`flow/design.v`:
```
module dual_port_ram #(
  parameter DATA_WIDTH = 8,
  parameter ADDR_WIDTH = 6
)(
  input logic clk,
  input logic rst,
  input logic [DATA_WIDTH-1 : 0] data1,
  input logic [ADDR_WIDTH-1 : 0] addr1,
  input logic enable1,
  input logic [DATA_WIDTH-1 : 0] data2,
  input logic [ADDR_WIDTH-1 : 0] addr2,
  input logic enable2,
  output logic [DATA_WIDTH-1 : 0] q1,
  output logic [DATA_WIDTH-1 : 0] q2
);
  logic [DATA_WIDTH-1 : 0] ram[0 : 2**(ADDR_WIDTH)-1];
  always@(posedge clk) begin
    if(rst) begin
      q1 <= 0;
      q2 <= 0;
    end else begin
      if (enable1) begin
        ram[addr1] <= data1;
      end else begin
        q1 <= ram[addr1];
      end 
      if (enable2) begin
        ram[addr2] <= data2;
      end else begin
        q2 <= ram[addr2];
      end 
    end 
  end
endmodule
```
`flow/run.sh`:
```
#!/bin/bash
# the make line also repeats each setting of config.mk as NAME=value (left out here)
make -C /OpenROAD-flow-scripts/flow DESIGN_CONFIG=/design/flow/config.mk WORK_HOME=/design/flow/orfs CLKGATE_MAP_FILE= finish
```
`flow/config.mk`:
```
export PLATFORM = sky130hd
export DESIGN_NAME = dual_port_ram
export DESIGN_NICKNAME = dual_port_ram
export VERILOG_FILES = /design/flow/design.v
export SDC_FILE = /design/flow/constraint.sdc
export NUM_CORES = 4
export LEC_CHECK = 0
export ABC_AREA = 1
export CAP_MARGIN = 20
export CORE_MARGIN = 2
export CORE_UTILIZATION = 72
export GPL_ROUTABILITY_DRIVEN = 0
export PLACE_DENSITY = 0.37
export SLEW_MARGIN = 20
export TNS_END_PERCENT = 10
```
`flow/constraint.sdc`:
```
create_clock -name core_clock -period 5.13 [get_ports {clk}]
set_input_delay 1.0260 -clock core_clock [delete_from_list [all_inputs] [get_ports {clk}]]
set_output_delay 1.0260 -clock core_clock [all_outputs]
set_load 0.01 [all_outputs]
```
==> results of run 1 <==
routing by layer:
metal,vias up,wire (um)
met2,3709,50600
li1,15600,-
met5,-,153
met1,15200,41300
met3,903,25100
met4,14,10800
per-stage QoR:
step	total power (uW)	hold slack [ns]	setup WS [ns]	cells	cell area (um2)
after CTS	10100	0.597	1.25	5489	36200
after detailed placement	6210	0.591	0.591	5386	34500
after global routing	10400	0.633	0.943	5494	36200
after global placement	6180	0.596	0.716	5386	34500
after floorplan	5730	0.555	2.01	4991	33800
final	10300	0.624	0.863	5499	36300
final cells by class:
type	instances	area, um2	area share (%)
Antenna cell	7	17.5	0.0483
Clock buffer	66	1440	3.97
Clock inverter	37	310	0.856
Inverter	156	611	1.68
Multi-Input combinational cell	3935	16100	44.3
Sequential cell	528	15700	43.3
Tap cell	607	759	2.09
Timing Repair Buffer	163	1360	3.76
==> qor.yml, run 1 <==
outcome: "no timing/DRC/antenna violations"
post-synth-top-count-cell: "nand2_1"
top_power_group: "registers"
clock_path_buffers: 3
compound_area_share_pct: 10.2
ys_sh_xor_pct: 0
max-vdd-ir-drop_uv: 324
period_used_pct: 83.2
warnings: 40
cts_tree: "yes"
route.detailed.drc: 0
yosysSeqAreaShare_pct: 46.4
flop_cell: "edfxtp_1"
ys_types: 27
clk_pin_slew_ns: 0.07
fin_util_pct: 78.1
min_to: "q1[0]$_SDFFE_PP0N_"
dieArea_um2: 48700
setup_violations: 0
p_sw_uw: 2900
p_sw_share_pct: 28.2
whs_path_depth: 4
grt_pass1_wl_mm: 186
worst-slew-pin-transition_ns: 1.33
gr-usage-met2_pct: 71.5
ff2ff_path_depth: 10
postSynthCellCount: 4991
powerDensity_nw_per_um2: 283
grt_pass1_vias: 31000
finalSetupTns_ns: 0
hp-class: "reg2reg"
cp_max_fo: 17
synth-async-reset-ratio_pct: 0
cts_buffers: 55
synth_area_um2: 33800
die.size.y_um: 221
arrival_ns: 4.52
r2r_slack_ns: 2.90
post-cts-setup-buffers: 0
use_met1_pct: 66.3
crit_path_max_incr_delay_ns: 1.09
die_w_um: 221
cp_num_buf_inv: 3
crit_cells: 7
cts_resized: 0
rsz0062_at_grt: "no"
fill_cells: 3505
seqPwrFrac_pct: 46.8
clk_latency_ns: 0.65
drtIter0Drc: 7256
yosys.area.top_type: "edfxtp_1"
antenna_found_initial: 8
fin_nets: 4871
path_cells: "clkdlybuf4s50_1, buf_4, inv_1, nand2_2, nor3_4, nand2_1, o21ai_0"
cp_data_required_time_ns: 5.39
worstSetupEndpoint: "ram[14][1]$_DFFE_PP_"
grt.busiest_layer: "met2"
end_kind: "register"
vias: 35400
power_leakage_uw: 0.0175
first_pass_iters: 11
finalClockSkew_ns: 0.0281
core.rowCount: 79
reg2reg_from: "ram[46][6]$_DFFE_PP_"
startpoint: "rst"
worstHoldStart: "q1[0]$_SDFFE_PP0N_"
postRouteAntennaNets: 0
yosys-top-cells-count: "nand2_1 (2,966), o21ai_0 (648), edfxtp_1 (512)"
combPwrFrac_pct: 13.9
synth_flop_count: 528
grt.met3_usage_pct: 22.3
synthTopCellsByArea: "edfxtp_1 (45%), nand2_1 (33%), o21ai_0 (9.6%)"
pg_clk_uw: 4040
port_buffers: 47
track_usage_pct: 51.8
hold_viol_final: 0
core-area_um2: 46500
ys_area_um2: 33800
grt_max_degree: 166
max_freq_mhz: 234
clockRootBuffer: "clkbuf_16"
max_slew_margin_pct: 11.1
sequentialPower_uw: 4810
viasPerCell: 6.44
drt_wl_total_mm: 128
critPathKind: "in2reg"
drt-wirelength-per-cell_um: 23.3
simple_gate_area_share_pct: 37.2
syn2layout_area_growth_pct: 7.23
post-dp-hpwl_mm: 76.3
fp_nets: 5023
avgSynthCellArea_um2: 6.78
edf_count: 512
ios: 48
ys_cells: 4991
top_cell_area_share_pct: 45.5
comb_cell_power_uw: 1430
initCoreUtil_pct: 72.8
logic_family: "simple AND/OR/NAND/NOR gates"
p_clk_share_pct: 39.3
fa_ha_area_share_pct: 0
p_int_uw: 7380
cpMaxStageDelayCell: "nor3_4"
critPathLaunchType: "input pin"
cts-hold-fix-buffers: 0
period_needed_ns: 4.27
cp_top_family: "simple AND/OR/NAND/NOR gates"
mux_share_pct: 0
cts.sinks: 528
cap_violations: 0
htreeDepth: 2
grt_overflow: 0
reg2reg_to: "q2[6]$_SDFFE_PP0N_"
slew_violations: 0
yosysWarnings: 1
==> inputs of run 2 (changes only) <==
Settings changed: ABC_AREA 1 to unset, CORE_UTILIZATION 72 to 70, CTS_CLUSTER_SIZE set to 39, GPL_ROUTABILITY_DRIVEN 0 to unset, PLACE_DENSITY 0.37 to unset, PLACE_DENSITY_LB_ADDON set to 0.0, SETUP_SLACK_MARGIN set to 1.89, TNS_END_PERCENT 10 to unset.
Clock period 5.13 ns to 7.0 ns, I/O delays scaled along.
==> run 2 against run 1 <==
Die size decreased by 3.1%. Clock skew decreased by 0.0049 ns. Sequential share of layout area increased by 2.8 points. Non-clock buffer count decreased by 56. Combinational power decreased by 29%. Register-to-register slack improved by 1.0 ns. Total power decreased by 26%. Wire length increased by 4.1%.
==> qor.yml, run 2 <==
yosysWarnings: 1  # unchanged
p_sw_uw: 2020  # -30%
htreeDepth: 2  # unchanged
die_w_um: 217  # -1.6%
crit_cells: 5  # -2
flop_cell: "edfxtp_1"
postSynthCellCount: 2444  # -51%
initCoreUtil_pct: 70.5  # -2.3 points
fp_nets: 2476  # -51%
clock_path_buffers: 3  # unchanged
yosys.area.top_type: "edfxtp_1"
place_inst: 2869  # -47%
cts_buffers: 54  # -1.8%
logic_family: "multiplexers"
powerDensity_nw_per_um2: 222  # -22%
avgSynthCellArea_um2: 13.0  # +92%
ys_sh_xor_pct: 0  # unchanged
clk_latency_ns: 0.63  # -0.02 ns
min_to: "q1[2]$_SDFFE_PP0N_"
viasPerCell: 8.88  # +38%
grt_max_degree: 74  # -55%
warnings: 26  # -35%
post-cts-setup-buffers: 0  # unchanged
yosys-top-cells-count: "mux2_2 (561), edfxtp_1 (512), clkbuf_1 (156)"
drtIter0Drc: 6271  # -14%
p_clk_share_pct: 39.8  # +0.5 points
gp_congestion: 1.06
first_pass_iters: 9  # -2
fin_util_pct: 75.3  # -2.7 points
post-dp-hpwl_mm: 80.5  # +5.5%
cp_top_family: "simple AND/OR/NAND/NOR gates"
ys_cells: 2444  # -51%
cts_resized: 0  # unchanged
edf_count: 512  # unchanged
cp_max_fo: 10  # -7
grt_pass1_wl_mm: 186  # about the same
r2r_slack_ns: 3.91  # +1.01 ns
clk_pin_slew_ns: 0.07  # about the same
fill_cells: 2775  # -21%
rsz0062_at_grt: "no"
drt_wl_total_mm: 133  # +4.1%
synth_area_um2: 31800  # -5.8%
grt_pass1_vias: 24700  # -20%
synth_flop_count: 528  # unchanged
crit_path_max_incr_delay_ns: 1.21  # +0.12 ns
max_slew_margin_pct: 11.5  # +0.37 points
slew_violations: 0  # unchanged
instances_no_fill: 2986  # -46%
whs_path_depth: 2  # -2
end_kind: "register"
startpoint: "enable1"
p_int_uw: 5530  # -25%
combPwrFrac_pct: 13.4  # -0.5 points
dp_slack_ns: 1.90  # +1.31 ns
layout.area.comb_um2: 14800  # -7.7%
seq_area_um2: 15700  # unchanged
critPathKind: "in2reg"
setup_violations: 0  # unchanged
pg_clk_uw: 3010  # -25%
comb_cell_power_uw: 1020  # -29%
track_usage_pct: 56.2  # +4.4 points
reg2reg_to: "q1[3]$_SDFFE_PP0N_"
syn2layout_area_growth_pct: 6.87
simple_gate_area_share_pct: 4.78  # -32 points
hold_viol_final: 0  # unchanged
worstHoldStart: "q1[2]$_SDFFE_PP0N_"
fa_ha_area_share_pct: 0  # unchanged
period_used_pct: 68.9  # -14 points
seqPwrFrac_pct: 46.7  # about the same
fin_ws_ns: 2.17  # +1.31 ns
sequentialPower_uw: 3530  # -27%
finalSetupTns_ns: 0  # unchanged
worst-slew-pin-transition_ns: 1.33  # -0.00272 ns
top_cell_area_share_pct: 48.3  # +2.8 points
reg2reg_from: "ram[42][3]$_DFFE_PP_"
yosysSeqAreaShare_pct: 49.3  # +2.9 points
power_leakage_uw: 0.0110  # -37%
cap_violations: 0  # unchanged
ios: 48  # unchanged
port_buffers: 47  # unchanged
path_cells: "clkdlybuf4s50_1, clkinv_1, nor2_1, nand3_1, o21ai_0"
finalClockSkew_ns: 0.0232  # -0.00488 ns
hp-class: "reg2reg"
cts-hold-fix-buffers: 0  # unchanged
synthTopCellsByArea: "edfxtp_1 (48%), mux2_2 (20%), mux4_2 (4.7%)"
cp_num_buf_inv: 2  # -1
max_freq_mhz: 207
core.rowCount: 78  # -1.3%
cpMaxStageDelayCell: "o21ai_0"
mux_share_pct: 28.4  # +28 points
postRouteAntennaNets: 0  # unchanged
clockRootBuffer: "clkbuf_16"
grt_overflow: 0  # unchanged
post-synth-top-count-cell: "mux2_2"
top_power_group: "registers"
arrival_ns: 5.07  # +0.55 ns
max-vdd-ir-drop_uv: 251  # -22%
die.size.y_um: 217  # -1.6%
vias: 26500  # -25%
critPathLaunchType: "input pin"
p_sw_share_pct: 26.8  # -1.4 points
drt-wirelength-per-cell_um: 44.6  # +92%
dieArea_um2: 47200  # -3.1%
cp_data_required_time_ns: 7.24  # +1.85 ns
core-area_um2: 45200  # -2.7%
period_needed_ns: 4.83
fin_nets: 2358  # -52%
cts.sinks: 528  # unchanged
ys_types: 77  # +190%
outcome: "no timing/DRC/antenna violations"
antenna_found_initial: 9  # +1
compound_area_share_pct: 13.2  # +3.0 points
cts_tree: "yes"
worstSetupEndpoint: "ram[60][7]$_DFFE_PP_"
route.detailed.drc: 0  # unchanged
synth-async-reset-ratio_pct: 0  # unchanged
ys_area_um2: 31800  # -5.8%
ff2ff_path_depth: 6  # -4
## run 2: metal layers
metal,share of wire (%),vias up,track usage [%]
li1,-,9614,-
met1,31,12600,71.1
met2,40,3342,77.3
met3,19,980,25.2
met4,9.5,13,38.0
met5,0.17,-,1.98
## run 2: cell type report
cell class / count / share of cell area (%)
repair buffers: 107 / 2.57
clock buffers: 63 / 4.13
diodes: 15 / 0.110
clock inverters: 38 / 1.10
multi-input cells: 1618 / 43.6
inverters: 17 / 0.188
well taps: 600 / 2.21
flip-flops and latches: 528 / 46.1
## run 2: per-stage QoR
| step | hold slack (ns) | cell area, um2 | power, uW |
|---|---|---|---|
| after floorplan | 0.521 | 31800 | 4170 |
| after global placement | 0.558 | 32200 | 4500 |
| after detailed placement | 0.548 | 32200 | 4520 |
| after CTS | 0.569 | 34000 | 7420 |
| after global routing | 0.597 | 34000 | 7620 |
| final | 0.573 | 34000 | 7560 |
==> inputs of run 3 (changes only) <==
Settings changed: CORE_UTILIZATION 70 to 72, CTS_CLUSTER_SIZE 39 to 81, GPL_ROUTABILITY_DRIVEN set to 0, MAX_ROUTING_LAYER set to met4, PLACE_DENSITY_LB_ADDON 0.0 to 0.01, SETUP_SLACK_MARGIN 1.89 to 0.78, SLEW_MARGIN 20 to 40, TNS_END_PERCENT set to 50.
Clock period 7.0 ns to 3.02 ns, I/O delays scaled along.
==> run 3 against run 2 <==
First-iteration DRC count up 23%. Design area up 12%. Worst setup slack worse by 1.7 ns. Critical path depth unchanged. Die size down 2.7%. Non-clock buffer count up 284. Wire length up 4.0%. Utilization up 11 points. Sequential share of layout area down 4.8 points. Synthesized cell count unchanged. Sequential power up 130%. Highest routed layer is now met4.
==> qor.yml, run 3 <==
track_usage_pct: 60.5  # +4.3 points
clock_path_buffers: 3  # unchanged
warnings: 29  # +12%
combPwrFrac_pct: 15.8  # +2.4 points
post-dp-hpwl_mm: 89.4  # +11%
die_w_um: 214  # -1.4%
cp_max_fo: 2  # -8
yosysWarnings: 1  # unchanged
hold_viol_final: 0  # unchanged
critPathLaunchType: "register"
finalClockSkew_ns: 0.0365  # +0.0133 ns
pg_clk_uw: 6810  # +130%
ys_cells: 2444  # unchanged
whs_path_depth: 2  # unchanged
first_pass_iters: 17  # +8
htreeDepth: 2  # unchanged
mux_share_pct: 28.4  # unchanged
fin_ws_ns: 0.449  # -1.73 ns
core-area_um2: 43900  # -2.8%
period_used_pct: 85.1  # +16 points
place_inst: 3127  # +9.0%
ys_area_um2: 31800  # unchanged
cts_buffers: 55  # +1.9%
setup_violations: 0  # unchanged
seqPwrFrac_pct: 46.0  # -0.7 points
fin_util_pct: 86.6  # +11 points
crit_cells: 5  # unchanged
clockRootBuffer: "clkbuf_16"
drt-wirelength-per-cell_um: 42.5  # -4.8%
grt_max_degree: 65  # -12%
slew_violations: 0  # unchanged
synth-async-reset-ratio_pct: 0  # unchanged
r2r_slack_ns: 0.45  # -3.46 ns
syn2layout_area_growth_pct: 19.5
cpMaxStageDelayCell: "a222oi_1"
ys_types: 77  # unchanged
port_buffers: 47  # unchanged
path_cells: "mux2_2, a221o_1, a222oi_1, o22ai_2, o41a_1"
yosysSeqAreaShare_pct: 49.3  # unchanged
max_slew_margin_pct: 35.6  # +24 points
hp-class: "reg2reg"
post-synth-top-count-cell: "mux2_2"
avgSynthCellArea_um2: 13.0  # unchanged
worst-slew-pin-transition_ns: 0.967  # -0.359 ns
vias: 28800  # +8.5%
fin_nets: 2643  # +12%
dp_slack_ns: -0.0977  # -2.00 ns
synthTopCellsByArea: "edfxtp_1 (48%), mux2_2 (20%), mux4_2 (4.7%)"
clk_pin_slew_ns: 0.07  # about the same
cap_violations: 0  # unchanged
cts.sinks: 528  # unchanged
p_sw_share_pct: 27.4  # +0.62 points
reg2reg_from: "ram[34][6]$_DFFE_PP_"
synth_area_um2: 31800  # unchanged
worstHoldStart: "q1[2]$_SDFFE_PP0N_"
p_int_uw: 12900  # +130%
rsz0062_at_grt: "yes"
grt_pass1_wl_mm: 192  # +3.3%
crit_path_max_incr_delay_ns: 0.83  # -0.38 ns
dieArea_um2: 45900  # -2.7%
comb_cell_power_uw: 2810  # +180%
cp_top_family: "AND-OR/OR-AND gates"
drtIter0Drc: 7727  # +23%
simple_gate_area_share_pct: 4.78  # unchanged
postRouteAntennaNets: 0  # unchanged
cts-hold-fix-buffers: 0  # unchanged
grt_pass1_vias: 27000  # +9.4%
arrival_ns: 3.12  # -1.95 ns
top_power_group: "registers"
cp_num_buf_inv: 0  # -2
critPathKind: "reg2reg"
clk_latency_ns: 0.66  # +0.03 ns
grt_overflow: 0  # unchanged
ys_sh_xor_pct: 0  # unchanged
powerDensity_nw_per_um2: 468  # +110%
max-vdd-ir-drop_uv: 685  # +170%
edf_count: 512  # unchanged
core.rowCount: 77  # -1.3%
sequentialPower_uw: 8200  # +130%
outcome: "no timing/DRC/antenna violations"
finalSetupTns_ns: 0  # unchanged
cts_tree: "yes"
instances_no_fill: 3263  # +9.3%
viasPerCell: 8.82  # -0.68%
logic_family: "multiplexers"
fin_area_um2: 38100  # +12%
min_to: "q1[2]$_SDFFE_PP0N_"
route.detailed.drc: 0  # unchanged
die.size.y_um: 214  # -1.4%
max_freq_mhz: 389
worstSetupEndpoint: "q1[6]$_SDFFE_PP0N_"
p_clk_share_pct: 38.2  # -1.6 points
compound_area_share_pct: 13.2  # unchanged
fa_ha_area_share_pct: 0  # unchanged
drt_wl_total_mm: 139  # +4.0%
flop_cell: "edfxtp_1"
yosys.area.top_type: "edfxtp_1"
antenna_found_initial: 13  # +4
synth_flop_count: 528  # unchanged
period_needed_ns: 2.57
reg2reg_to: "q1[6]$_SDFFE_PP0N_"
cp_data_required_time_ns: 3.57  # -3.67 ns
yosys-top-cells-count: "mux2_2 (561), edfxtp_1 (512), clkbuf_1 (156)"
power_leakage_uw: 0.0129  # +17%
initCoreUtil_pct: 72.5  # +2.0 points
postSynthCellCount: 2444  # unchanged
ff2ff_path_depth: 5  # -1
startpoint: "ram[34][6]$_DFFE_PP_"
fp_nets: 2476  # unchanged
placed_area_um2: 35600  # +11%
end_kind: "register"
p_sw_uw: 4880  # +140%
top_cell_area_share_pct: 48.3  # unchanged
ios: 48  # unchanged
run 3: final cells by class:
cell class                      count  area (um2)
Antenna cell                       17        42.5
Clock buffer                       67        1460
Clock inverter                     33         256
Fill cell                        2120        5870
Inverter                           17        70.1
Multi-Input combinational cell   1618       15900
Sequential cell                   528       15700
Tap cell                          592         741
Timing Repair Buffer              391        3900
run 3: stage by stage:
step / hold WS [ns] / total power [uW]
after global routing: 0.577 / 17900
after CTS: 0.588 / 17300
after floorplan: 0.520 / 9720
final: 0.568 / 17800
after detailed placement: 0.566 / 10800
after global placement: 0.562 / 10700
run 3: routing by layer:
metal / vias to the layer above / wire length (um) / track usage (%)
met4: 0 / 14700 / 39.0
li1: 10200 / - / -
met3: 1390 / 29400 / 35.2
met2: 3803 / 53500 / 78.7
met5: - / 0 / -
met1: 13400 / 41000 / 70.5
run 3: repair_timing:
| action | 4_1_cts | 5_1_grt |
|---|---|---|
| cloned | 0 | 1 |
| setup buffers | 1 | 17 |
| setup endpoints to repair | 397 | 545 |
| hold endpoints to repair | 0 | 0 |
| pin swaps | 0 | 22 |
| gates resized | 25 | 64 |
==> inputs of run 4 (changes only) <==
Settings changed: ABC_AREA set to 1, CAP_MARGIN 20 to 40, CTS_CLUSTER_SIZE 81 to 10, HOLD_SLACK_MARGIN set to 0.28, MAX_ROUTING_LAYER met4 to unset, PLACE_DENSITY_LB_ADDON 0.01 to 0.06, SETUP_SLACK_MARGIN 0.78 to 0.75, SLEW_MARGIN 40 to 20, TNS_END_PERCENT 50 to 10.
Clock period 3.02 ns to 5.13 ns, I/O delays scaled along.
==> run 4 against run 3 <==
Synthesized area is 6.2% higher. Clock power is 43% lower. Sequential power fell by 41%. Wire length fell by 7.9%. Largest cell class unchanged. Die size rose by 6.1%. Sequential share of layout area up 1.5 points. Via count increased by 24%. Critical path depth increased by 3. Worst setup slack gained 0.91 ns. Clock skew fell by 0.0037 ns.
==> qor.yml, run 4 <==
post-cts-setup-buffers: 0  # -1
cp_max_fo: 17  # +15
rsz0062_at_grt: "no"
crit_path_max_incr_delay_ns: 0.81  # -0.02 ns
htreeDepth: 2  # unchanged
cap_violations: 0  # unchanged
cp_num_buf_inv: 4  # +4
top_power_group: "registers"
p_int_uw: 7330  # -43%
layout.area.comb_um2: 16100  # +1.2%
setup_violations: 0  # unchanged
p_clk_share_pct: 38.4  # +0.2 points
fin_nets: 4924  # +86%
postSynthCellCount: 4991  # +100%
simple_gate_area_share_pct: 37.2  # +32 points
core-area_um2: 46500  # +5.7%
period_needed_ns: 3.77
max_freq_mhz: 265
startpoint: "rst"
initCoreUtil_pct: 72.8  # +0.30 points
port_buffers: 47  # unchanged
syn2layout_area_growth_pct: 8.38
r2r_slack_ns: 2.96  # +2.51 ns
grt_pass1_wl_mm: 188  # -2.2%
cts.sinks: 528  # unchanged
synth_area_um2: 33800  # +6.2%
drt-wirelength-per-cell_um: 23.0  # -46%
mux_share_pct: 0  # -28 points
route.detailed.drc: 0  # unchanged
warnings: 29  # unchanged
sequentialPower_uw: 4810  # -41%
worstHoldStart: "q1[1]$_SDFFE_PP0N_"
clk_latency_ns: 0.66  # about the same
seqPwrFrac_pct: 47.3  # +1.3 points
fa_ha_area_share_pct: 0  # unchanged
yosys-top-cells-count: "nand2_1 (2,966), o21ai_0 (648), edfxtp_1 (512)"
yosysSeqAreaShare_pct: 46.4  # -2.9 points
max_slew_margin_pct: 34.1  # -1.4 points
flop_cell: "edfxtp_1"
hp-class: "reg2reg"
vias: 35600  # +24%
combPwrFrac_pct: 14.3  # -1.5 points
critPathKind: "in2reg"
finalClockSkew_ns: 0.0328  # -0.00372 ns
cp_data_required_time_ns: 5.47  # +1.90 ns
post-synth-top-count-cell: "nand2_1"
crit_cells: 8  # +3
min_to: "q1[1]$_SDFFE_PP0N_"
dp_slack_ns: 1.02  # +1.11 ns
edf_count: 512  # unchanged
ys_types: 27  # -65%
ys_area_um2: 33800  # +6.2%
first_pass_iters: 10  # -7
drt_wl_total_mm: 128  # -7.9%
synthTopCellsByArea: "edfxtp_1 (45%), nand2_1 (33%), o21ai_0 (9.6%)"
clock_path_buffers: 3  # unchanged
core.rowCount: 79  # +2.6%
critPathLaunchType: "input pin"
grt_overflow: 0  # unchanged
logic_family: "simple AND/OR/NAND/NOR gates"
fill_cells: 3385  # +60%
slew_violations: 0  # unchanged
ys_sh_xor_pct: 0  # unchanged
powerDensity_nw_per_um2: 278  # -41%
synth-async-reset-ratio_pct: 0  # unchanged
ios: 48  # unchanged
viasPerCell: 6.43  # -27%
p_sw_share_pct: 27.9  # +0.55 points
outcome: "no timing/DRC/antenna violations"
reg2reg_to: "q1[1]$_SDFFE_PP0N_"
post-dp-hpwl_mm: 79.1  # -11%
clk_pin_slew_ns: 0.06  # about the same
yosys.area.top_type: "edfxtp_1"
die_w_um: 221  # +3.0%
cpMaxStageDelayCell: "nor4_4"
whs_path_depth: 4  # +2
cts-hold-fix-buffers: 0  # unchanged
path_cells: "clkdlybuf4s50_1, inv_1, nand2_2, nor4_4, buf_6, nand2_1, o21ai_0, buf_2"
pg_clk_uw: 3900  # -43%
cts_resized: 0  # -100%
postRouteAntennaNets: 0  # unchanged
p_sw_uw: 2840  # -42%
worst-slew-pin-transition_ns: 0.983  # +0.0161 ns
ys_cells: 4991  # +100%
cp_top_family: "buffers and inverters"
fp_nets: 5023  # +100%
ff2ff_path_depth: 12  # +7
comb_cell_power_uw: 1460  # -48%
compound_area_share_pct: 10.2  # -3.0 points
worstSetupEndpoint: "ram[35][7]$_DFFE_PP_"
end_kind: "register"
period_used_pct: 73.4  # -12 points
power_leakage_uw: 0.0178  # +38%
track_usage_pct: 52.0  # -8.5 points
cts_tree: "yes"
max-vdd-ir-drop_uv: 426  # -38%
dieArea_um2: 48700  # +6.1%
die.size.y_um: 221  # +3.0%
avgSynthCellArea_um2: 6.78  # -48%
antenna_found_initial: 4  # -9
yosysWarnings: 1  # unchanged
cts_buffers: 59  # +7.3%
seq_area_um2: 15700  # -0.11%
grt_pass1_vias: 31700  # +17%
drtIter0Drc: 7775  # +0.62%
fin_ws_ns: 1.36  # +0.914 ns
synth_flop_count: 528  # unchanged
grt_max_degree: 133  # +100%
reg2reg_from: "ram[57][1]$_DFFE_PP_"
clockRootBuffer: "clkbuf_16"
arrival_ns: 4.11  # +0.99 ns
hold_viol_final: 0  # unchanged
top_cell_area_share_pct: 45.5  # -2.8 points
finalSetupTns_ns: 0  # unchanged
==> run 4: cell type report <==
| class | count | area share, % |
|---|---|---|
| clock buffers | 99 | 4.55 |
| diodes | 1 | 0.00683 |
| flip-flops and latches | 528 | 42.8 |
| well taps | 607 | 2.07 |
| multi-input cells | 3935 | 43.8 |
| inverters | 156 | 1.66 |
| clock inverters | 2 | 0.0239 |
| repair buffers | 212 | 5.03 |
==> run 4: layer usage <==
metal,vias up,wire [um],global-route usage [%]
met1,15300,40500,66.8
met2,3708,50100,71.0
met3,900,26100,22.1
met4,14,10800,35.5
met5,-,127,1.01
li1,15700,-,-
==> run 4: per-stage QoR <==
| stage | std cells | area, um2 | power [uW] | util, % | hold WS [ns] |
|---|---|---|---|---|---|
| after floorplan | 4991 | 33800 | 5730 | - | 0.555 |
| after global placement | 5399 | 34500 | 6190 | 74.3 | 0.598 |
| after detailed placement | 5436 | 34900 | 6240 | 75.2 | 0.611 |
| after CTS | 5537 | 36600 | 10000 | 78.8 | 0.621 |
| after global routing | 5539 | 36600 | 10400 | 78.9 | 0.629 |
| final | 5540 | 36600 | 10200 | 78.9 | 0.632 |
==> inputs of run 5 (changes only) <==
Settings changed: ABC_AREA 1 to unset, CAP_MARGIN 40 to 20, CORE_UTILIZATION 72 to 36, CTS_CLUSTER_SIZE 10 to unset, HOLD_SLACK_MARGIN 0.28 to unset, MAX_ROUTING_LAYER set to met5, PLACE_DENSITY set to 0.49, PLACE_DENSITY_LB_ADDON 0.06 to unset, SETUP_SLACK_MARGIN 0.75 to 0.08, SLEW_MARGIN 20 to 40, TNS_END_PERCENT 10 to 50.
Clock period 5.13 ns to 3.62 ns, I/O delays scaled along.
==> run 5 against run 4 <==
Count of clock-buffer cells in the layout fell by 28. Non-clock buffer count rose by 152. Wire length rose by 15%. Synthesized cell count fell by 51%.
==> qor.yml, run 5 <==
post-dp-hpwl_mm: 103  # +31%
startpoint: "addr1[0]"
ys_cells: 2444  # -51%
fa_ha_area_share_pct: 0  # unchanged
min_to: "q1[5]$_SDFFE_PP0N_"
drt_wl_total_mm: 147  # +15%
crit_path_max_incr_delay_ns: 0.62  # -0.19 ns
edf_count: 512  # unchanged
clk_latency_ns: 0.68  # +0.02 ns
diodes: 0  # -1
core.rowCount: 109  # +38%
cts-hold-fix-buffers: 0  # unchanged
grt.busiest_layer: "met2"
warnings: 26  # -10%
antenna_found_initial: 1  # -3
reg2reg_from: "ram[50][5]$_DFFE_PP_"
slew_violations: 0  # unchanged
comb_cell_power_uw: 2180  # +49%
critPathLaunchType: "input pin"
dieArea_um2: 90900  # +86%
rsz0062_at_grt: "no"
hp-class: "reg2reg"
grt_overflow: 0  # unchanged
core-area_um2: 88000  # +89%
reg2reg_to: "q1[5]$_SDFFE_PP0N_"
cp_data_required_time_ns: 4.15  # -1.32 ns
grt.met3_usage_pct: 8.74  # -13 points
path_cells: "buf_4, and2_4, a22oi_1, a22oi_1, o22ai_1, a2111oi_0, buf_4, a41oi_1"
grt_pass1_vias: 24800  # -22%
fin_area_um2: 37100  # +1.2%
logic_family: "multiplexers"
ys_types: 77  # +190%
whs_path_depth: 2  # -2
instances_no_fill: 3806  # -31%
clock_path_buffers: 3  # unchanged
hold_viol_final: 0  # unchanged
ys_sh_xor_pct: 0  # unchanged
r2r_slack_ns: 0.94  # -2.02 ns
cp_num_buf_inv: 2  # -2
cap_violations: 0  # unchanged
critPathKind: "in2reg"
fin_nets: 2621  # -47%
placed_area_um2: 35100  # +0.45%
yosys.area.top_type: "edfxtp_1"
yosysWarnings: 1  # unchanged
power_leakage_uw: 0.0125  # -30%
ff2ff_path_depth: 7  # -5
compound_area_share_pct: 13.2  # +3.0 points
p_sw_uw: 4220  # +48%
use_met1_pct: 42.8  # -24 points
max-vdd-ir-drop_uv: 382  # -10%
max_slew_margin_pct: 35.1  # +0.95 points
grt_pass1_wl_mm: 204  # +8.6%
top_power_group: "registers"
mux_share_pct: 28.4  # +28 points
htreeDepth: 2  # unchanged
worst-slew-pin-transition_ns: 0.967  # -0.0155 ns
simple_gate_area_share_pct: 4.78  # -32 points
combPwrFrac_pct: 14.3  # about the same
p_sw_share_pct: 27.7  # -0.27 points
setup_violations: 0  # unchanged
cts_resized: 0  # unchanged
pg_clk_uw: 6240  # +60%
drt-wirelength-per-cell_um: 38.7  # +68%
max_freq_mhz: 329
viasPerCell: 6.80  # +5.7%
top_cell_area_share_pct: 48.3  # +2.8 points
p_int_uw: 11000  # +50%
port_buffers: 47  # unchanged
die_w_um: 301  # +37%
cts_buffers: 60  # +1.7%
gr-usage-met2_pct: 48.4  # -23 points
drtIter0Drc: 4118  # -47%
vias: 25900  # -27%
yosys-top-cells-count: "mux2_2 (561), edfxtp_1 (512), clkbuf_1 (156)"
post-cts-setup-buffers: 0  # unchanged
post-synth-top-count-cell: "mux2_2"
postSynthCellCount: 2444  # -51%
finalSetupTns_ns: 0  # unchanged
synthTopCellsByArea: "edfxtp_1 (48%), mux2_2 (20%), mux4_2 (4.7%)"
powerDensity_nw_per_um2: 411  # +48%
first_pass_iters: 6  # -4
crit_cells: 8  # unchanged
synth-async-reset-ratio_pct: 0  # unchanged
track_usage_pct: 32.0  # -20 points
fp_nets: 2476  # -51%
place_inst: 3691  # -32%
grt_max_degree: 55  # -59%
period_needed_ns: 3.04
end_kind: "register"
ys_area_um2: 31800  # -5.8%
finalClockSkew_ns: 0.0462  # +0.0133 ns
die.size.y_um: 301  # +37%
initCoreUtil_pct: 36.2  # -37 points
postRouteAntennaNets: 0  # unchanged
cts_tree: "yes"
fin_util_pct: 42.1  # -37 points
worstSetupEndpoint: "q1[5]$_SDFFE_PP0N_"
p_clk_share_pct: 41.0  # +2.6 points
synth_flop_count: 528  # unchanged
cts.sinks: 528  # unchanged
seqPwrFrac_pct: 44.8  # -2.5 points
synth_area_um2: 31800  # -5.8%
arrival_ns: 3.57  # -0.54 ns
ios: 48  # unchanged
flop_cell: "edfxtp_1"
outcome: "no timing/DRC/antenna violations"
syn2layout_area_growth_pct: 16.4
avgSynthCellArea_um2: 13.0  # +92%
cp_top_family: "AND-OR/OR-AND gates"
cp_max_fo: 25  # +8
worstHoldStart: "q1[5]$_SDFFE_PP0N_"
sequentialPower_uw: 6820  # +42%
cpMaxStageDelayCell: "and2_4"
route.detailed.drc: 0  # unchanged
yosysSeqAreaShare_pct: 49.3  # +2.9 points
clockRootBuffer: "clkbuf_16"
finalPower_uw: 15200  # +50%
clk_pin_slew_ns: 0.06  # about the same
period_used_pct: 83.9  # +10 points
run 5: cell type report:
type                       instances  area [um2]
clock buffer                      71        1560
fill                            8181       50900
multi-input combinational       1618       14800
tap                             1165        1460
timing repair buffer             364        3080
clock inverter                    43         374
sequential                       528       15700
inverter                          17        63.8
run 5: routing by layer:
layer / share of wire, % / routed length, um
met4: 5.2 / 7690
met5: 0.012 / 17
met3: 12 / 17200
met1: 39 / 57700
met2: 44 / 64500
run 5: metrics by stage:
step                      setup slack [ns]  hold slack, ns
after floorplan                      0.785           0.521
after global placement             -0.0397           0.566
after detailed placement          -0.00545           0.567
after CTS                            0.660           0.578
after global routing                 0.563           0.595
final                                0.582           0.595
==> inputs of run 6 (changes only) <==
Settings changed: CORE_UTILIZATION 36 to 72, CTS_CLUSTER_SIZE set to 28, GPL_ROUTABILITY_DRIVEN 0 to unset, MAX_ROUTING_LAYER met5 to met4, PLACE_DENSITY 0.49 to unset, PLACE_DENSITY_LB_ADDON set to 0.19, SETUP_SLACK_MARGIN 0.08 to 0.52, SLEW_MARGIN 40 to 20, TNS_END_PERCENT 50 to unset.
Clock period 3.62 ns to 3.02 ns, I/O delays scaled along.
==> run 6 against run 5 <==
First-iteration DRC count grew 77%. Global-route usage is 30 points higher. Synthesized cell count stayed put. Worst setup slack worse by 0.16 ns. Die size decreased by 49%. Register-to-register slack lost 0.44 ns. Wire length shrank 6.1%. Worst hold slack got worse by 0.011 ns. Critical endpoint is now q1[0]$_SDFFE_PP0N_. Sequential power is about 20% higher. Via count up 11%. Highest routed layer is now met4. Clock power up 23%.
==> qor.yml, run 6 <==
drt_wl_total_mm: 138  # -6.1%
fa_ha_area_share_pct: 0  # unchanged
yosys-top-cells-count: "mux2_2 (561), edfxtp_1 (512), clkbuf_1 (156)"
post-dp-hpwl_mm: 88.5  # -14%
cts.sinks: 528  # unchanged
post-cts-setup-buffers: 0  # unchanged
reg2reg_from: "ram[8][5]$_DFFE_PP_"
gp_congestion: 1.17
die_w_um: 214  # -29%
antenna_found_initial: 7  # +6
synth_area_um2: 31800  # unchanged
ys_area_um2: 31800  # unchanged
hold_viol_final: 0  # unchanged
cts-hold-fix-buffers: 0  # unchanged
syn2layout_area_growth_pct: 15.7
yosysSeqAreaShare_pct: 49.3  # unchanged
critPathLaunchType: "input pin"
max-vdd-ir-drop_uv: 511  # +34%
drtIter0Drc: 7304  # +77%
cp_max_fo: 34  # +36%
layout.area.comb_um2: 14900  # +0.73%
cp_num_buf_inv: 2  # unchanged
finalSetupTns_ns: 0  # unchanged
outcome: "no timing/DRC/antenna violations"
avgSynthCellArea_um2: 13.0  # unchanged
grt_pass1_vias: 27400  # +10%
max_slew_margin_pct: 26.8  # -8.3 points
post-synth-top-count-cell: "mux2_2"
p_int_uw: 13600  # +24%
grt_pass1_wl_mm: 196  # -3.9%
die.size.y_um: 214  # -29%
min_to: "q2[7]$_SDFFE_PP0N_"
ff2ff_path_depth: 6  # -1
p_sw_share_pct: 26.5  # -1.2 points
worstSetupEndpoint: "q1[0]$_SDFFE_PP0N_"
combPwrFrac_pct: 14.3  # about the same
critPathKind: "in2reg"
yosys.area.top_type: "edfxtp_1"
ys_sh_xor_pct: 0  # unchanged
cp_data_required_time_ns: 3.57  # -0.58 ns
yosysWarnings: 1  # unchanged
first_pass_iters: 17  # +11
cap_violations: 0  # unchanged
end_kind: "register"
seqPwrFrac_pct: 44.2  # -0.6 points
worstHoldStart: "q2[7]$_SDFFE_PP0N_"
cts_buffers: 55  # -8.3%
core.rowCount: 77  # -29%
ios: 48  # unchanged
fp_nets: 2476  # unchanged
route.detailed.drc: 0  # unchanged
mux_share_pct: 28.4  # unchanged
postSynthCellCount: 2444  # unchanged
max_freq_mhz: 385
vias: 28600  # +11%
ys_types: 77  # unchanged
period_used_pct: 86.1  # +2.2 points
core-area_um2: 43900  # -50%
clockRootBuffer: "clkbuf_16"
power_leakage_uw: 0.0126  # +1.1%
clk_latency_ns: 0.67  # about the same
arrival_ns: 3.15  # -0.42 ns
synth_flop_count: 528  # unchanged
port_buffers: 47  # unchanged
clk_pin_slew_ns: 0.07  # about the same
hold_slack_ns: 0.584  # -0.0110 ns
cts_tree: "yes"
p_clk_share_pct: 41.5  # +0.5 points
path_cells: "buf_6, buf_12, mux4_2, mux2i_1, a21oi_1, o31a_1"
r2r_slack_ns: 0.50  # -0.44 ns
grt_overflow: 0  # unchanged
top_power_group: "registers"
fill_cells: 2332  # -71%
synth-async-reset-ratio_pct: 0  # unchanged
hp-class: "reg2reg"
crit_cells: 6  # -2
logic_family: "multiplexers"
worst-slew-pin-transition_ns: 1.10  # +0.131 ns
crit_path_max_incr_delay_ns: 0.62  # about the same
reg2reg_to: "q1[5]$_SDFFE_PP0N_"
sequentialPower_uw: 8190  # +20%
compound_area_share_pct: 13.2  # unchanged
dieArea_um2: 45900  # -49%
synthTopCellsByArea: "edfxtp_1 (48%), mux2_2 (20%), mux4_2 (4.7%)"
fin_nets: 2626  # +0.19%
htreeDepth: 2  # unchanged
startpoint: "addr1[1]"
cpMaxStageDelayCell: "mux2i_1"
period_needed_ns: 2.60
whs_path_depth: 2  # unchanged
top_cell_area_share_pct: 48.3  # unchanged
setup_violations: 0  # unchanged
edf_count: 512  # unchanged
clock_path_buffers: 3  # unchanged
drt-wirelength-per-cell_um: 42.7  # +10%
initCoreUtil_pct: 72.5  # +36 points
fin_util_pct: 83.8  # +42 points
simple_gate_area_share_pct: 4.78  # unchanged
viasPerCell: 8.85  # +30%
flop_cell: "edfxtp_1"
ys_cells: 2444  # unchanged
postRouteAntennaNets: 0  # unchanged
rsz0062_at_grt: "yes"
powerDensity_nw_per_um2: 503  # +22%
cp_top_family: "multiplexers"
p_sw_uw: 4910  # +16%
seq_area_um2: 15700  # unchanged
comb_cell_power_uw: 2650  # +22%
pg_clk_uw: 7690  # +23%
grt_max_degree: 65  # +18%
track_usage_pct: 61.7  # +30 points
warnings: 28  # +7.7%
finalClockSkew_ns: 0.0177  # -0.0284 ns
slew_violations: 0  # unchanged
==> run 6: layer usage <==
metal / GRT usage, % / vias to the layer above / routed length [um]
met5: - / - / 0
met4: 45.8 / 0 / 15900
met3: 31.3 / 1390 / 26600
met2: 81.6 / 3795 / 54500
met1: 71.4 / 13300 / 41200
li1: - / 10200 / -
==> run 6: cell type report <==
class	count	area share, %
diodes	9	0.0611
well taps	592	2.01
clock inverters	38	1.44
flip-flops and latches	528	42.6
multi-input cells	1618	40.6
inverters	17	0.180
clock buffers	62	3.92
repair buffers	374	9.19
==> run 6: per-stage QoR <==
| step | power (uW) | std cells | area (um2) | setup WS (ns) |
|---|---|---|---|---|
| final | 18500 | 3238 | 36800 | 0.420 |
| after CTS | 18100 | 3229 | 36800 | 0.535 |
| after global placement | 10700 | 3129 | 34800 | -0.0910 |
| after detailed placement | 10700 | 3129 | 34800 | -0.145 |
| after floorplan | 9670 | 2444 | 31900 | 0.332 |
| after global routing | 18600 | 3237 | 36800 | 0.502 |
==> run 6: what timing repair did <==
| action | CTS | global route |
|---|---|---|
| setup endpoints to repair | 1 | 86 |
| cloned | 0 | 0 |
| resized | 2 | 11 |
==> inputs of run 7 (changes only) <==
Settings changed: CORE_UTILIZATION 72 to 64, CTS_CLUSTER_SIZE 28 to unset, MAX_ROUTING_LAYER met4 to unset, PLACE_DENSITY_LB_ADDON 0.19 to unset, SETUP_SLACK_MARGIN 0.52 to 1.89.
Clock period 3.02 ns to 7.0 ns, I/O delays scaled along.
==> run 7 against run 6 <==
Still clean. Cell count down 6.0%. First-iteration DRC count down 17%. Sequential cell count unchanged. Via count down 8.8%. Critical endpoint is now ram[44][4]$_DFFE_PP_. Largest power group unchanged.
==> qor.yml, run 7 <==
synth-async-reset-ratio_pct: 0  # unchanged
critPathLaunchType: "input pin"
powerDensity_nw_per_um2: 224  # -56%
path_cells: "clkdlybuf4s50_1, clkinv_1, nor2_1, nand3_1, o21ai_0"
drt_wl_total_mm: 135  # -2.6%
gp_congestion: 1.10  # -5.5%
finalPower_uw: 7640  # -59%
cp_max_fo: 10  # -71%
postSynthCellCount: 2444  # unchanged
reg2reg_from: "ram[24][3]$_DFFE_PP_"
hold_viol_final: 0  # unchanged
cp_top_family: "simple AND/OR/NAND/NOR gates"
outcome: "no timing/DRC/antenna violations"
crit_cells: 5  # -1
p_int_uw: 5580  # -59%
r2r_slack_ns: 4.25  # +3.75 ns
die.size.y_um: 227  # +6.0%
max_slew_margin_pct: 8.43  # -18 points
seqPwrFrac_pct: 46.2  # +2.0 points
track_usage_pct: 51.9  # -9.8 points
min_to: "q2[0]$_SDFFE_PP0N_"
avgSynthCellArea_um2: 13.0  # unchanged
post-synth-top-count-cell: "mux2_2"
end_kind: "register"
initCoreUtil_pct: 64.9  # -7.6 points
fin_ws_ns: 2.17  # +1.75 ns
fill_cells: 3533  # +52%
antenna_found_initial: 8  # +1
clock_path_buffers: 3  # unchanged
placed_area_um2: 32300  # -7.1%
htreeDepth: 2  # unchanged
finalSetupTns_ns: 0  # unchanged
p_sw_share_pct: 27.0  # +0.52 points
ios: 48  # unchanged
layout.area.comb_um2: 14800  # -0.75%
mux_share_pct: 28.4  # unchanged
cap_violations: 0  # unchanged
cts_buffers: 56  # +1.8%
gr-usage-met2_pct: 71.8  # -9.8 points
synth_area_um2: 31800  # unchanged
yosys-top-cells-count: "mux2_2 (561), edfxtp_1 (512), clkbuf_1 (156)"
grt_max_degree: 70  # +7.7%
worstSetupEndpoint: "ram[44][4]$_DFFE_PP_"
flop_cell: "edfxtp_1"
fp_nets: 2476  # unchanged
grt_overflow: 0  # unchanged
finalClockSkew_ns: 0.0418  # +0.0241 ns
period_used_pct: 69.0  # -17 points
grt.busiest_layer: "met2"
top_cell_area_share_pct: 48.3  # unchanged
whs_path_depth: 2  # unchanged
startpoint: "enable1"
setup_violations: 0  # unchanged
die_w_um: 227  # +6.0%
ys_sh_xor_pct: 0  # unchanged
port_buffers: 47  # unchanged
fin_nets: 2363  # -10%
p_sw_uw: 2060  # -58%
grt.met3_usage_pct: 22.8  # -8.5 points
ys_area_um2: 31800  # unchanged
cp_data_required_time_ns: 7.24  # +3.67 ns
first_pass_iters: 8  # -9
clk_latency_ns: 0.66  # about the same
critPathKind: "in2reg"
ff2ff_path_depth: 5  # -1
worst-slew-pin-transition_ns: 1.37  # +0.275 ns
reg2reg_to: "q1[3]$_SDFFE_PP0N_"
cts_resized: 0  # -2
cts_tree: "yes"
dp_slack_ns: 1.79  # +1.93 ns
instances_no_fill: 3045  # -6.0%
synth_flop_count: 528  # unchanged
grt_pass1_wl_mm: 186  # -4.9%
power_leakage_uw: 0.0110  # -12%
post-cts-setup-buffers: 0  # unchanged
top_power_group: "registers"
period_needed_ns: 4.83
logic_family: "multiplexers"
cpMaxStageDelayCell: "o21ai_0"
compound_area_share_pct: 13.2  # unchanged
pg_clk_uw: 3100  # -60%
max_freq_mhz: 207
drt-wirelength-per-cell_um: 44.2  # +3.6%
clk_pin_slew_ns: 0.07  # about the same
clockRootBuffer: "clkbuf_16"
synthTopCellsByArea: "edfxtp_1 (48%), mux2_2 (20%), mux4_2 (4.7%)"
core-area_um2: 49100  # +12%
sequentialPower_uw: 3530  # -57%
seq_area_um2: 15700  # unchanged
yosysWarnings: 1  # unchanged
simple_gate_area_share_pct: 4.78  # unchanged
grt_pass1_vias: 24500  # -11%
cts-hold-fix-buffers: 0  # unchanged
syn2layout_area_growth_pct: 7.31
worstHoldStart: "q2[0]$_SDFFE_PP0N_"
viasPerCell: 8.58  # -3.0%
arrival_ns: 5.07  # +1.92 ns
fin_area_um2: 34200  # -7.2%
cp_num_buf_inv: 2  # unchanged
slew_violations: 0  # unchanged
vias: 26100  # -8.8%
core.rowCount: 81  # +5.2%
route.detailed.drc: 0  # unchanged
yosysSeqAreaShare_pct: 49.3  # unchanged
p_clk_share_pct: 40.5  # -1.0 points
ys_types: 77  # unchanged
postRouteAntennaNets: 0  # unchanged
crit_path_max_incr_delay_ns: 1.20  # +0.58 ns
hp-class: "reg2reg"
place_inst: 2937  # -6.1%
fa_ha_area_share_pct: 0  # unchanged
rsz0062_at_grt: "no"
dieArea_um2: 51600  # +12%
cts.sinks: 528  # unchanged
combPwrFrac_pct: 13.2  # -1.1 points
max-vdd-ir-drop_uv: 248  # -52%
drtIter0Drc: 6045  # -17%
use_met1_pct: 67.2  # -4.2 points
yosys.area.top_type: "edfxtp_1"
ys_cells: 2444  # unchanged
post-dp-hpwl_mm: 82.7  # -6.5%
warnings: 29  # +3.6%
comb_cell_power_uw: 1010  # -62%
edf_count: 512  # unchanged
## run 7: area by class of cell
class                           instances  area share (%)
Antenna cell                            6          0.0439
Clock buffer                           64            4.25
Sequential cell                       528            45.9
Multi-Input combinational cell       1618            43.4
Timing Repair Buffer                  110            2.60
Inverter                               17           0.187
Tap cell                              664            2.43
Clock inverter                         38            1.15
## run 7: per-stage QoR
stage	utilization, %	hold WS (ns)
2_1_floorplan	-	0.521
3_3_place_gp	65.8	0.573
3_5_place_dp	65.9	0.575
4_1_cts	69.6	0.589
5_1_grt	69.6	0.623
6_report	69.7	0.617
## run 7: routing by layer
layer	up-vias	part of all wire, %
met5	-	0.075
met4	16	8.4
met3	812	18
met2	2982	40
met1	12700	33
li1	9612	-
==> inputs of run 8 (changes only) <==
Settings changed: CORE_UTILIZATION 64 to 65, PLACE_DENSITY set to 0.35, SETUP_SLACK_MARGIN 1.89 to unset.
Clock period 7.0 ns to 3.02 ns, I/O delays scaled along.
==> run 8 against run 7 <==
Still clean. Synthesized area unchanged. Count of clock-buffer cells in the layout up 4. Critical path depth up 3. Sequential power up 130%. Utilization up 6.2 points. Cell count up 8.3%. Via count up 4.8%. Worst setup slack worse by 2.0 ns. Non-clock buffer count up 296. Wire length up 2.8%. Clock power up 130%. Total power up 140%. Critical endpoint is now q1[4]$_SDFFE_PP0N_.
==> qor.yml, run 8 <==
viasPerCell: 8.29  # -3.3%
initCoreUtil_pct: 65.5  # +0.54 points
cap_violations: 0  # unchanged
clk_latency_ns: 0.65  # about the same
period_used_pct: 95.1  # +26 points
fin_area_um2: 36900  # +8.0%
fp_nets: 2476  # unchanged
combPwrFrac_pct: 14.8  # +1.6 points
ys_cells: 2444  # unchanged
post-cts-setup-buffers: 0  # unchanged
flop_cell: "edfxtp_1"
edf_count: 512  # unchanged
port_buffers: 47  # unchanged
postRouteAntennaNets: 0  # unchanged
simple_gate_area_share_pct: 4.78  # unchanged
track_usage_pct: 54.7  # +2.8 points
cp_num_buf_inv: 2  # unchanged
reg2reg_to: "q1[5]$_SDFFE_PP0N_"
grt_pass1_vias: 26000  # +6.1%
compound_area_share_pct: 13.2  # unchanged
cp_max_fo: 29  # +19
r2r_slack_ns: 0.47  # -3.78 ns
warnings: 29  # unchanged
worstSetupEndpoint: "q1[4]$_SDFFE_PP0N_"
period_needed_ns: 2.87
drt-wirelength-per-cell_um: 42.0  # -5.1%
crit_path_max_incr_delay_ns: 1.01  # -0.19 ns
fin_util_pct: 75.9  # +6.2 points
mux_share_pct: 28.4  # unchanged
dieArea_um2: 50800  # -1.5%
clockRootBuffer: "clkbuf_16"
gp_congestion: 1.14  # +3.2%
fin_nets: 2659  # +13%
ys_sh_xor_pct: 0  # unchanged
post-synth-top-count-cell: "mux2_2"
vias: 27400  # +4.8%
min_to: "ram[1][1]$_DFFE_PP_"
yosys-top-cells-count: "mux2_2 (561), edfxtp_1 (512), clkbuf_1 (156)"
synth-async-reset-ratio_pct: 0  # unchanged
worst-slew-pin-transition_ns: 1.22  # -0.158 ns
logic_family: "multiplexers"
sequentialPower_uw: 8180  # +130%
power_leakage_uw: 0.0127  # +15%
p_clk_share_pct: 40.0  # -0.5 points
comb_cell_power_uw: 2670  # +160%
avgSynthCellArea_um2: 13.0  # unchanged
cpMaxStageDelayCell: "a2111oi_0"
drtIter0Drc: 5825  # -3.6%
end_kind: "register"
p_sw_share_pct: 26.4  # -0.55 points
cts_buffers: 56  # unchanged
syn2layout_area_growth_pct: 15.9
hp-class: "in2reg"
max-vdd-ir-drop_uv: 694  # +180%
grt_overflow: 0  # unchanged
startpoint: "addr1[1]"
reg2reg_from: "ram[8][5]$_DFFE_PP_"
critPathLaunchType: "input pin"
yosysSeqAreaShare_pct: 49.3  # unchanged
max_freq_mhz: 348
outcome: "no timing/DRC/antenna violations"
ff2ff_path_depth: 6  # +1
path_cells: "buf_6, nor2b_2, a22oi_1, nand3_1, o21ai_0, a2111oi_0, buf_4, o41a_1"
cts_tree: "yes"
synth_flop_count: 528  # unchanged
critPathKind: "in2reg"
postSynthCellCount: 2444  # unchanged
p_sw_uw: 4770  # +130%
seqPwrFrac_pct: 45.3  # -0.9 points
p_int_uw: 13300  # +140%
cts-hold-fix-buffers: 0  # unchanged
first_pass_iters: 7  # -1
drt_wl_total_mm: 138  # +2.8%
pg_clk_uw: 7220  # +130%
fill_cells: 3050  # -14%
core-area_um2: 48600  # -0.83%
antenna_found_initial: 9  # +1
core.rowCount: 81  # unchanged
hold_slack_ns: 0.483  # -0.134 ns
setup_violations: 0  # unchanged
yosysWarnings: 1  # unchanged
top_cell_area_share_pct: 48.3  # unchanged
clk_pin_slew_ns: 0.06  # about the same
ys_area_um2: 31800  # unchanged
clock_path_buffers: 3  # unchanged
cts_resized: 0  # unchanged
yosys.area.top_type: "edfxtp_1"
htreeDepth: 2  # unchanged
hold_viol_final: 0  # unchanged
post-dp-hpwl_mm: 91.1  # +10%
crit_cells: 8  # +3
cts.sinks: 528  # unchanged
max_slew_margin_pct: 18.1  # +9.7 points
synthTopCellsByArea: "edfxtp_1 (48%), mux2_2 (20%), mux4_2 (4.7%)"
ys_types: 77  # unchanged
ios: 48  # unchanged
grt_max_degree: 65  # -7.1%
top_power_group: "registers"
powerDensity_nw_per_um2: 489  # +120%
fa_ha_area_share_pct: 0  # unchanged
slew_violations: 0  # unchanged
die.size.y_um: 225  # -0.76%
synth_area_um2: 31800  # unchanged
cp_data_required_time_ns: 3.61  # -3.63 ns
rsz0062_at_grt: "no"
cp_top_family: "AND-OR/OR-AND gates"
die_w_um: 225  # -0.76%
placed_area_um2: 35000  # +8.5%
worstHoldStart: "data2[1]"
finalClockSkew_ns: 0.0302  # -0.0116 ns
grt_pass1_wl_mm: 194  # +4.0%
arrival_ns: 3.46  # -1.61 ns
route.detailed.drc: 0  # unchanged
whs_path_depth: 2  # unchanged
run 8: stage by stage:
stage,power (uW),std cells,setup slack (ns),TNS [ns]
floorplan,9660,2444,0.305,0
global placement,10700,3191,-0.451,-1.41
detailed placement,10800,3191,-0.421,-2.73
CTS,17800,3292,0.215,0
global route,18200,3293,0.196,0
finish,18100,3299,0.149,0
run 8: area by class of cell:
type	instances	area [um2]	area share, %
clock inverter	33	368	0.996
tap	622	778	2.11
multi-input combinational	1618	14800	40.2
antenna	7	17.5	0.0474
timing repair buffer	406	3680	9.97
sequential	528	15700	42.5
clock buffer	68	1490	4.03
inverter	17	63.8	0.173
run 8: per-layer routing:
layer	track usage, %	part of all wire, %
met5	1.17	0.082
met4	35.0	8.5
met3	25.0	19
met2	75.3	40
met1	69.3	33
==> inputs of run 9 (changes only) <==
Settings changed: CELL_PAD_IN_SITES_DETAIL_PLACEMENT set to 0, CELL_PAD_IN_SITES_GLOBAL_PLACEMENT set to 3, CORE_ASPECT_RATIO set to 1.36, CORE_MARGIN 2 to 6, CORE_UTILIZATION 65 to 61, CTS_CLUSTER_SIZE set to 50, HOLD_SLACK_MARGIN set to 0.19, MAX_ROUTING_LAYER set to met4, MIN_ROUTING_LAYER set to met2, PLACE_DENSITY 0.35 to unset.
Clock period 3.02 ns to 10.0 ns, I/O delays scaled along.
==> run 9 against run 8 <==
The flow now stops in global placement without I/O. Synthesized cell count stayed put. Synthesized area stayed put. Die size is 14% higher.
==> qor.yml, run 9 <==
synth_flop_count: 528  # unchanged
top_cell_area_share_pct: 48.3  # unchanged
core-area_um2: 51500  # +5.8%
initCoreUtil_pct: 61.9  # -3.6 points
synth-async-reset-ratio_pct: 0  # unchanged
logic_family: "multiplexers"
fp_nets: 2476  # unchanged
synthTopCellsByArea: "edfxtp_1 (48%), mux2_2 (20%), mux4_2 (4.7%)"
ys_cells: 2444  # unchanged
core.rowCount: 97  # +20%
error_line: "[ERROR GPL-0301] Utilization 108.349 % exceeds 100%."
fa_ha_area_share_pct: 0  # unchanged
die.size.y_um: 278  # +24%
postSynthCellCount: 2444  # unchanged
ys_area_um2: 31800  # unchanged
avgSynthCellArea_um2: 13.0  # unchanged
yosys.area.top_type: "edfxtp_1"
yosysSeqAreaShare_pct: 49.3  # unchanged
post-synth-top-count-cell: "mux2_2"
mux_share_pct: 28.4  # unchanged
simple_gate_area_share_pct: 4.78  # unchanged
die_w_um: 208  # -7.7%
dieArea_um2: 57900  # +14%
compound_area_share_pct: 13.2  # unchanged
yosysWarnings: 1  # unchanged
ys_sh_xor_pct: 0  # unchanged
ys_types: 77  # unchanged
synth_area_um2: 31800  # unchanged
haltStage: "global placement without I/O"
flop_cell: "edfxtp_1"
outcome: "stopped before the end"
edf_count: 512  # unchanged
yosys-top-cells-count: "mux2_2 (561), edfxtp_1 (512), clkbuf_1 (156)"
==> inputs of run 10 (changes only) <==
Settings changed: CELL_PAD_IN_SITES_DETAIL_PLACEMENT 0 to unset, CELL_PAD_IN_SITES_GLOBAL_PLACEMENT 3 to unset, CORE_ASPECT_RATIO 1.36 to unset, CORE_MARGIN 6 to 2, CORE_UTILIZATION 61 to 72, CTS_CLUSTER_SIZE 50 to 39, HOLD_SLACK_MARGIN 0.19 to unset, MAX_ROUTING_LAYER met4 to unset, MIN_ROUTING_LAYER met2 to unset, PLACE_DENSITY_LB_ADDON set to 0.0, SETUP_SLACK_MARGIN set to 1.28.
Clock period 10.0 ns to 10.3 ns, I/O delays scaled along.
==> run 10 against run 9 <==
The run now finishes clean. Synthesized area unchanged. Synthesized cell count is the same. Die size fell by 21%.
==> qor.yml, run 10 <==
drt-wirelength-per-cell_um: 44.9
cts_tree: "yes"
cp_top_family: "buffers and inverters"
cts-hold-fix-buffers: 0
crit_path_max_incr_delay_ns: 1.12
setup_violations: 0
top_power_group: "registers"
worstSetupEndpoint: "ram[26][7]$_DFFE_PP_"
postRouteAntennaNets: 0
yosys-top-cells-count: "mux2_2 (561), edfxtp_1 (512), clkbuf_1 (156)"
reg2reg_to: "q2[0]$_SDFFE_PP0N_"
powerDensity_nw_per_um2: 155
drtIter0Drc: 6561
hp-class: "reg2reg"
period_needed_ns: 5.48
min_to: "q2[7]$_SDFFE_PP0N_"
dp_slack_ns: 4.44
cp_num_buf_inv: 3
core-area_um2: 43900  # -15%
grt_max_degree: 65
die_w_um: 214  # +3.1%
crit_cells: 6
core.rowCount: 77  # -21%
post-synth-top-count-cell: "mux2_2"
max-vdd-ir-drop_uv: 172
seqPwrFrac_pct: 45.3
slew_violations: 0
fin_ws_ns: 4.82
synthTopCellsByArea: "edfxtp_1 (48%), mux2_2 (20%), mux4_2 (4.7%)"
port_buffers: 47
synth-async-reset-ratio_pct: 0  # unchanged
post-cts-setup-buffers: 0
logic_family: "multiplexers"
sequentialPower_uw: 2400
yosysWarnings: 1  # unchanged
cts.sinks: 528
initCoreUtil_pct: 72.5  # +11 points
fp_nets: 2476  # unchanged
cts_buffers: 55
comb_cell_power_uw: 688
syn2layout_area_growth_pct: 7.10
worst-slew-pin-transition_ns: 1.30
end_kind: "register"
warnings: 26
postSynthCellCount: 2444  # unchanged
yosys.area.top_type: "edfxtp_1"
clk_latency_ns: 0.69
route.detailed.drc: 0
yosysSeqAreaShare_pct: 49.3  # unchanged
rsz0062_at_grt: "no"
synth_area_um2: 31800  # unchanged
first_pass_iters: 13
track_usage_pct: 57.6
simple_gate_area_share_pct: 4.78  # unchanged
p_int_uw: 3890
gp_congestion: 1.05
startpoint: "addr1[1]"
whs_path_depth: 2
finalSetupTns_ns: 0
ys_cells: 2444  # unchanged
finalClockSkew_ns: 0.0301
p_sw_share_pct: 26.5
seq_area_um2: 15700
combPwrFrac_pct: 13.0
post-dp-hpwl_mm: 78.9
synth_flop_count: 528  # unchanged
ys_sh_xor_pct: 0  # unchanged
path_cells: "buf_6, buf_4, nor2b_2, buf_4, nand2_1, o21ai_0"
mux_share_pct: 28.4  # unchanged
grt_pass1_wl_mm: 187
cpMaxStageDelayCell: "o21ai_0"
worstHoldStart: "q2[7]$_SDFFE_PP0N_"
cts_resized: 0
outcome: "no timing/DRC/antenna violations"
avgSynthCellArea_um2: 13.0  # unchanged
hold_slack_ns: 0.600
flop_cell: "edfxtp_1"
max_slew_margin_pct: 12.5
dieArea_um2: 45900  # -21%
fill_cells: 2650
die.size.y_um: 214  # -23%
fa_ha_area_share_pct: 0  # unchanged
place_inst: 2848
ios: 48
hold_viol_final: 0
ys_area_um2: 31800  # unchanged
arrival_ns: 5.78
cp_max_fo: 52
pg_clk_uw: 2210
layout.area.comb_um2: 14900
vias: 26600
edf_count: 512  # unchanged
max_freq_mhz: 182
drt_wl_total_mm: 133
p_sw_uw: 1410
cp_data_required_time_ns: 10.59
cap_violations: 0
antenna_found_initial: 12
critPathKind: "in2reg"
clk_pin_slew_ns: 0.07
clockRootBuffer: "clkbuf_16"
p_clk_share_pct: 41.7
instances_no_fill: 2960
grt_pass1_vias: 24900
compound_area_share_pct: 13.2  # unchanged
top_cell_area_share_pct: 48.3  # unchanged
period_used_pct: 53.2
critPathLaunchType: "input pin"
clock_path_buffers: 3
fin_nets: 2346
ff2ff_path_depth: 5
grt_overflow: 0
power_leakage_uw: 0.0110
r2r_slack_ns: 7.75
reg2reg_from: "ram[7][0]$_DFFE_PP_"
htreeDepth: 2
crit_path_frequent_cell: "buf_4"
ys_types: 77  # unchanged
viasPerCell: 9.00
-- run 10: cell type report --
cell class / instances / area share, %
flip-flops and latches: 528 / 46.0
multi-input cells: 1618 / 43.6
clock buffers: 59 / 4.14
repair buffers: 94 / 2.28
well taps: 592 / 2.17
clock inverters: 39 / 1.53
inverters: 17 / 0.187
diodes: 13 / 0.0954
-- run 10: per-stage QoR --
step / cell area [um2] / util, % / total power, uW
after floorplan: 31800 / - / 2830
after global placement: 32100 / 73.0 / 3060
after detailed placement: 32100 / 73.0 / 3070
after CTS: 34000 / 77.4 / 5190
after global routing: 34100 / 77.6 / 5330
final: 34100 / 77.6 / 5300
-- run 10: routing by layer --
| layer | vias to the layer above | track usage, % | part of all wire [%] |
|---|---|---|---|
| met4 | 8 | 38.3 | 9.7 |
| met5 | - | 3.02 | 0.069 |
| li1 | 9589 | - | - |
| met3 | 1022 | 31.2 | 20 |
| met2 | 3450 | 76.9 | 39 |
| met1 | 12600 | 71.7 | 31 |
==> inputs of run 11 (changes only) <==
Settings changed: CELL_PAD_IN_SITES_DETAIL_PLACEMENT set to 0, CORE_ASPECT_RATIO set to 1.23, CORE_UTILIZATION 72 to 57, CTS_CLUSTER_DIAMETER set to 199, CTS_CLUSTER_SIZE 39 to unset, PLACE_DENSITY_LB_ADDON 0.0 to unset, SETUP_SLACK_MARGIN 1.28 to 0.34, TNS_END_PERCENT set to 75.
Clock period 10.3 ns to 6.2 ns, I/O delays scaled along.
==> run 11 against run 10 <==
Still clean on timing, DRC and antenna. Die size grew 26%. Synthesized cell count is the same. Clock power grew 61%. Largest power group unchanged.
==> qor.yml, run 11 <==
dieArea_um2: 57800  # +26%
fp_nets: 2476  # unchanged
powerDensity_nw_per_um2: 250  # +61%
antenna_found_initial: 8  # -4
clk_latency_ns: 0.65  # -0.04 ns
worstSetupEndpoint: "ram[39][4]$_DFFE_PP_"
cts_resized: 0  # unchanged
hold_slack_ns: 0.606  # +0.00626 ns
clk_pin_slew_ns: 0.07  # about the same
drtIter0Drc: 5040  # -23%
comb_cell_power_uw: 1160  # +69%
synth_area_um2: 31800  # unchanged
p_clk_share_pct: 40.9  # -0.8 points
ys_cells: 2444  # unchanged
grt_overflow: 0  # unchanged
sequentialPower_uw: 3980  # +66%
grt_pass1_wl_mm: 192  # +2.9%
crit_cells: 5  # -1
synth-async-reset-ratio_pct: 0  # unchanged
max_freq_mhz: 232
core-area_um2: 55500  # +26%
cp_top_family: "simple AND/OR/NAND/NOR gates"
postRouteAntennaNets: 0  # unchanged
yosysWarnings: 1  # unchanged
rsz0062_at_grt: "no"
cts.sinks: 528  # unchanged
warnings: 28  # +7.7%
critPathKind: "in2reg"
core.rowCount: 96  # +25%
fa_ha_area_share_pct: 0  # unchanged
ys_types: 77  # unchanged
flop_cell: "edfxtp_1"
top_cell_area_share_pct: 48.3  # unchanged
compound_area_share_pct: 13.2  # unchanged
track_usage_pct: 47.8  # -9.8 points
cts_tree: "yes"
synthTopCellsByArea: "edfxtp_1 (48%), mux2_2 (20%), mux4_2 (4.7%)"
fin_nets: 2420  # +3.2%
cap_violations: 0  # unchanged
yosys.area.top_type: "edfxtp_1"
max_slew_margin_pct: 17.4  # +4.9 points
combPwrFrac_pct: 13.3  # +0.3 points
worst-slew-pin-transition_ns: 1.23  # -0.0665 ns
initCoreUtil_pct: 57.4  # -15 points
seqPwrFrac_pct: 45.8  # +0.5 points
outcome: "no timing/DRC/antenna violations"
reg2reg_from: "ram[12][5]$_DFFE_PP_"
clock_path_buffers: 3  # unchanged
post-cts-setup-buffers: 0  # unchanged
die.size.y_um: 266  # +24%
place_inst: 3067  # +7.7%
p_sw_uw: 2350  # +67%
setup_violations: 0  # unchanged
yosys-top-cells-count: "mux2_2 (561), edfxtp_1 (512), clkbuf_1 (156)"
htreeDepth: 2  # unchanged
first_pass_iters: 7  # -6
edf_count: 512  # unchanged
cts_buffers: 54  # -1.8%
hp-class: "reg2reg"
drt-wirelength-per-cell_um: 44.1  # -1.8%
p_sw_share_pct: 27.0  # +0.45 points
path_cells: "clkdlybuf4s50_1, clkinv_1, nor2_1, nand3_1, o22ai_1"
port_buffers: 47  # unchanged
avgSynthCellArea_um2: 13.0  # unchanged
reg2reg_to: "q1[5]$_SDFFE_PP0N_"
synth_flop_count: 528  # unchanged
finalSetupTns_ns: 0  # unchanged
whs_path_depth: 2  # unchanged
route.detailed.drc: 0  # unchanged
cpMaxStageDelayCell: "o22ai_1"
finalClockSkew_ns: 0.0248  # -0.00525 ns
vias: 26200  # -1.8%
cts-hold-fix-buffers: 0  # unchanged
die_w_um: 217  # +1.3%
cp_num_buf_inv: 2  # -1
r2r_slack_ns: 3.43  # -4.32 ns
startpoint: "enable1"
postSynthCellCount: 2444  # unchanged
grt_max_degree: 67  # +3.1%
logic_family: "multiplexers"
ios: 48  # unchanged
simple_gate_area_share_pct: 4.78  # unchanged
critPathLaunchType: "input pin"
slew_violations: 0  # unchanged
gp_congestion: 1.02  # -3.2%
hold_viol_final: 0  # unchanged
max-vdd-ir-drop_uv: 296  # +72%
post-dp-hpwl_mm: 90.0  # +14%
clockRootBuffer: "clkbuf_16"
min_to: "q2[0]$_SDFFE_PP0N_"
syn2layout_area_growth_pct: 9.16
viasPerCell: 8.24  # -8.5%
top_power_group: "registers"
worstHoldStart: "q2[0]$_SDFFE_PP0N_"
grt_pass1_vias: 24600  # -1.0%
arrival_ns: 4.57  # -1.21 ns
p_int_uw: 6360  # +63%
ff2ff_path_depth: 6  # +1
drt_wl_total_mm: 140  # +5.4%
period_needed_ns: 4.30
cp_max_fo: 10  # -81%
fill_cells: 4365  # +65%
==> run 11: metal layers <==
metal / track usage (%) / vias up / part of all wire [%]
li1: - / 9728 / -
met1: 58.7 / 13000 / 34
met2: 71.0 / 2640 / 43
met3: 16.9 / 780 / 14
met4: 32.3 / 6 / 9.0
met5: 0 / - / 0.029
==> run 11: cell type report <==
type	instances	area [um2]	share of cell area, %
timing repair buffer	169	1350	3.88
clock inverter	38	424	1.22
tap	735	920	2.65
antenna	7	17.5	0.0504
sequential	528	15700	45.2
clock buffer	64	1450	4.18
multi-input combinational	1618	14800	42.7
inverter	17	63.8	0.184
==> run 11: metrics by stage <==
stage	util, %	total power [uW]	instance area (um2)	setup slack [ns]
6_report	62.6	8700	34800	1.90
4_1_cts	62.6	8610	34700	1.93
2_1_floorplan	-	4710	31800	2.85
3_3_place_gp	59.2	5130	32800	1.35
3_5_place_dp	59.2	5140	32900	1.30
5_1_grt	62.6	8790	34700	1.80
No activity file was given, so power comes from the tool's default toggle rates.
